==> v11 <==
Design minimax, start of the top module:
module minimax(
   opt, move,
   grid, column_counts, player, sw, clk
);
make LEC_CHECK=0 ABC_AREA=0 CAP_MARGIN=20 CELL_PAD_IN_SITES_DETAIL_PLACEMENT=0 CELL_PAD_IN_SITES_GLOBAL_PLACEMENT=0 CORE_ASPECT_RATIO=1.13 CORE_MARGIN=2 CORE_UTILIZATION=44 CTS_CLUSTER_DIAMETER=136 GPL_TIMING_DRIVEN=1 PLACE_DENSITY=0.77 SLEW_MARGIN=25 finish   # period 9.33 ns
run.sh (not shown) runs the stock make flow with config.mk's settings and CLKGATE_MAP_FILE=.
==> v28 (differences from v11) <==
==> flow/config.mk (replaced) <==
export PLATFORM = sky130hd
export DESIGN_NAME = minimax
export DESIGN_NICKNAME = minimax
export VERILOG_FILES = /design/flow/design.v
export SDC_FILE = /design/flow/constraint.sdc
export NUM_CORES = 4
export LEC_CHECK = 0
export CAP_MARGIN = 20
export CORE_MARGIN = 2
export CORE_UTILIZATION = 65
export SLEW_MARGIN = 20
export TNS_END_PERCENT = 5
==> flow/constraint.sdc (replaced) <==
create_clock -name core_clock -period 7.53 [get_ports {clk}]
set_input_delay 1.5060 -clock core_clock [delete_from_list [all_inputs] [get_ports {clk}]]
set_output_delay 1.5060 -clock core_clock [all_outputs]
set_load 0.01 [all_outputs]
==> v25 (differences from v11) <==
==> flow/config.mk (replaced) <==
export PLATFORM = sky130hd
export DESIGN_NAME = minimax
export DESIGN_NICKNAME = minimax
export VERILOG_FILES = /design/flow/design.v
export SDC_FILE = /design/flow/constraint.sdc
export NUM_CORES = 4
export LEC_CHECK = 0
export CAP_MARGIN = 20
export CORE_MARGIN = 2
export CORE_UTILIZATION = 72
export CTS_CLUSTER_DIAMETER = 394
export SLEW_MARGIN = 20
==> flow/constraint.sdc (replaced) <==
create_clock -name core_clock -period 7.79 [get_ports {clk}]
set_input_delay 1.5580 -clock core_clock [delete_from_list [all_inputs] [get_ports {clk}]]
set_output_delay 1.5580 -clock core_clock [all_outputs]
set_load 0.01 [all_outputs]
==> v6 (differences from v11) <==
==> flow/config.mk (replaced) <==
export PLATFORM = sky130hd
export DESIGN_NAME = minimax
export DESIGN_NICKNAME = minimax
export VERILOG_FILES = /design/flow/design.v
export SDC_FILE = /design/flow/constraint.sdc
export NUM_CORES = 4
export LEC_CHECK = 0
export CAP_MARGIN = 20
export CORE_MARGIN = 2
export CORE_UTILIZATION = 58
export SETUP_SLACK_MARGIN = 1.38
export SLEW_MARGIN = 20
export TNS_END_PERCENT = 5
==> flow/constraint.sdc (replaced) <==
create_clock -name core_clock -period 6.0 [get_ports {clk}]
set_input_delay 1.2000 -clock core_clock [delete_from_list [all_inputs] [get_ports {clk}]]
set_output_delay 1.2000 -clock core_clock [all_outputs]
set_load 0.01 [all_outputs]
==> notes.md <==
flow finished, numbers: # setup viols final 94, Clock Sinks 219, Setup WS post-layout -1160 ps, status complete, but fails checks, nonclk buf count 1,171, CP startpoint kind flop, comb. cell area 0.0245 sq mm, final hold vios 0, die height 279 um, Iter 0 DRT Violations 4,006, Fail Reasons negative setup slack
# the run above: v11

==> notes.md <==
run metrics: status did not finish, Fail Step global routing, # rows 82, Clock Sinks 219, die height 230 um, XOR/XNOR share of the synthesized area 5.35%
# the run above: v6

==> notes.md <==
run metrics: number of nets at floorplan 3,842, Fail Step clock tree synthesis, Placed Area 0.0393 sq mm, cell count after synthesis 3,570, ranking of synthesized cells by area edfxtp_1 (19%), mux4_2 (7.3%), ha_1 (5.9%), o21ai_0 (4.4%), nand2_1 (4.3%), status did not finish, Tool Error [ERROR DPL-0038] Utilization greater than 100%, impossible to legalize, Top cell area share 19.0%, Core Region 0.0406 sq mm, die height 206 um, synth cell count leaders nand2_1 (339), nor2_1 (327), o21ai_0 (262)
# the run above: v25

==> notes.md <==
run metrics: status did not finish, Fail Step global routing, Tool Error [ERROR GRT-0116] Global routing finished with congestion. Check the congestion regions in the DRC Viewer., die height 217 um, Clock Sinks 219, Resized Gates After CTS 182, Post-CTS Repair Setup Buffers 29
# the run above: v28



==> run a: inputs <==
minimax again, from the RTL that the note above started with.
clock: 8.08 ns
lec_check: 0
abc_area: 1
cap_margin: 20
cell_pad_in_sites_detail_placement: 0
core_aspect_ratio: 1.25
core_margin: 3
core_utilization: 49
cts_cluster_diameter: 295
hold_slack_margin: -0.03
min_routing_layer: met2
place_density_lb_addon: 0.13
slew_margin: 40
==> run b: changes against run a <==
==> flow/config.mk (replaced) <==
export PLATFORM = sky130hd
export DESIGN_NAME = minimax
export DESIGN_NICKNAME = minimax
export VERILOG_FILES = /design/flow/design.v
export SDC_FILE = /design/flow/constraint.sdc
export NUM_CORES = 4
export LEC_CHECK = 0
export CAP_MARGIN = 20
export CORE_MARGIN = 2
export CORE_UTILIZATION = 59
export CTS_CLUSTER_DIAMETER = 373
export CTS_CLUSTER_SIZE = 97
export PLACE_DENSITY = 0.38
export SETUP_SLACK_MARGIN = 2.38
export SLEW_MARGIN = 20
export TNS_END_PERCENT = 35
==> flow/constraint.sdc (replaced) <==
create_clock -name core_clock -period 8.07 [get_ports {clk}]
set_input_delay 1.6140 -clock core_clock [delete_from_list [all_inputs] [get_ports {clk}]]
set_output_delay 1.6140 -clock core_clock [all_outputs]
set_load 0.01 [all_outputs]
==> run c: changes against run a <==
==> flow/config.mk (replaced) <==
export PLATFORM = sky130hd
export DESIGN_NAME = minimax
export DESIGN_NICKNAME = minimax
export VERILOG_FILES = /design/flow/design.v
export SDC_FILE = /design/flow/constraint.sdc
export NUM_CORES = 4
export LEC_CHECK = 0
export CAP_MARGIN = 20
export CORE_MARGIN = 2
export CORE_UTILIZATION = 65
export SLEW_MARGIN = 20
==> flow/constraint.sdc (replaced) <==
create_clock -name core_clock -period 10.7 [get_ports {clk}]
set_input_delay 2.1400 -clock core_clock [delete_from_list [all_inputs] [get_ports {clk}]]
set_output_delay 2.1400 -clock core_clock [all_outputs]
set_load 0.01 [all_outputs]
==> run d: changes against run a <==
==> flow/config.mk (replaced) <==
export PLATFORM = sky130hd
export DESIGN_NAME = minimax
export DESIGN_NICKNAME = minimax
export VERILOG_FILES = /design/flow/design.v
export SDC_FILE = /design/flow/constraint.sdc
export NUM_CORES = 4
export LEC_CHECK = 0
export CAP_MARGIN = 20
export CORE_MARGIN = 2
export CORE_UTILIZATION = 58
export SETUP_SLACK_MARGIN = -0.59
export SLEW_MARGIN = 20
==> flow/constraint.sdc (replaced) <==
create_clock -name core_clock -period 10.6 [get_ports {clk}]
set_input_delay 2.1200 -clock core_clock [delete_from_list [all_inputs] [get_ports {clk}]]
set_output_delay 2.1200 -clock core_clock [all_outputs]
set_load 0.01 [all_outputs]
==> results <==
	run c	run d	run a	run b
Crit-path max cell delay	520 ps	550 ps	-	-
CP Launch Point	count[3]	count[5]	-	-
Portion of total power attributed to combinational logic	66.5%	64.3%	-	-
Int Power	2.88 mW	2.96 mW	-	-
Worst Setup Slack, final	217 ps	-299 ps	-	-
Power in combinational cells	3.59 mW	3.44 mW	-	-
Run status	no timing/DRC/antenna violations	failed layout checks	did not finish	did not finish
Last stage reached	-	-	global routing (5_1_grt)	global routing (5_1_grt)
Reasons for failing layout checks	-	negative setup slack	-	-
PwrDens	150 mW/mm2	149 mW/mm2	-	-
Share of synthesized cell area in full adder, half adder and majority cells	7.60%	7.60%	7.90%	7.60%
Instance count on the critical path	50	52	-	-
Antenna Diode Count	0	1	-	-
Sequential cell area	0.00626 mm2	0.00626 mm2	-	-
Data arrival at the endpoint of the critical path	10830 ps	11180 ps	-	-
Placed cell area	0.0331 mm2	0.0344 mm2	0.0386 mm2	0.0396 mm2
Placer Congestion	1.23	1.14	1.19	1.16
Worst relative slew slack	20.2%	28.5%	-	-
Hold Path Origin	optscore_r[5]	move_r	-	-
CTS buffer count	23	23	22	6
Final period util	98.0%	103%	-	-
Worst r2r path cells	50	52	-	-
Chip area in the Yosys report	0.0295 mm2	0.0295 mm2	0.0282 mm2	0.0295 mm2
Mean number of vias per cell	7.39	7.03	-	-
Clock-cell share of area	2.13%	2.38%	-	-
Share of Yosys cell area claimed by the top area cell type	19.0%	19.0%	19.9%	19.0%
Reported clock group power	0.825 mW	0.921 mW	-	-
Power figures rest on the tool's default switching activity, not on a simulated workload.
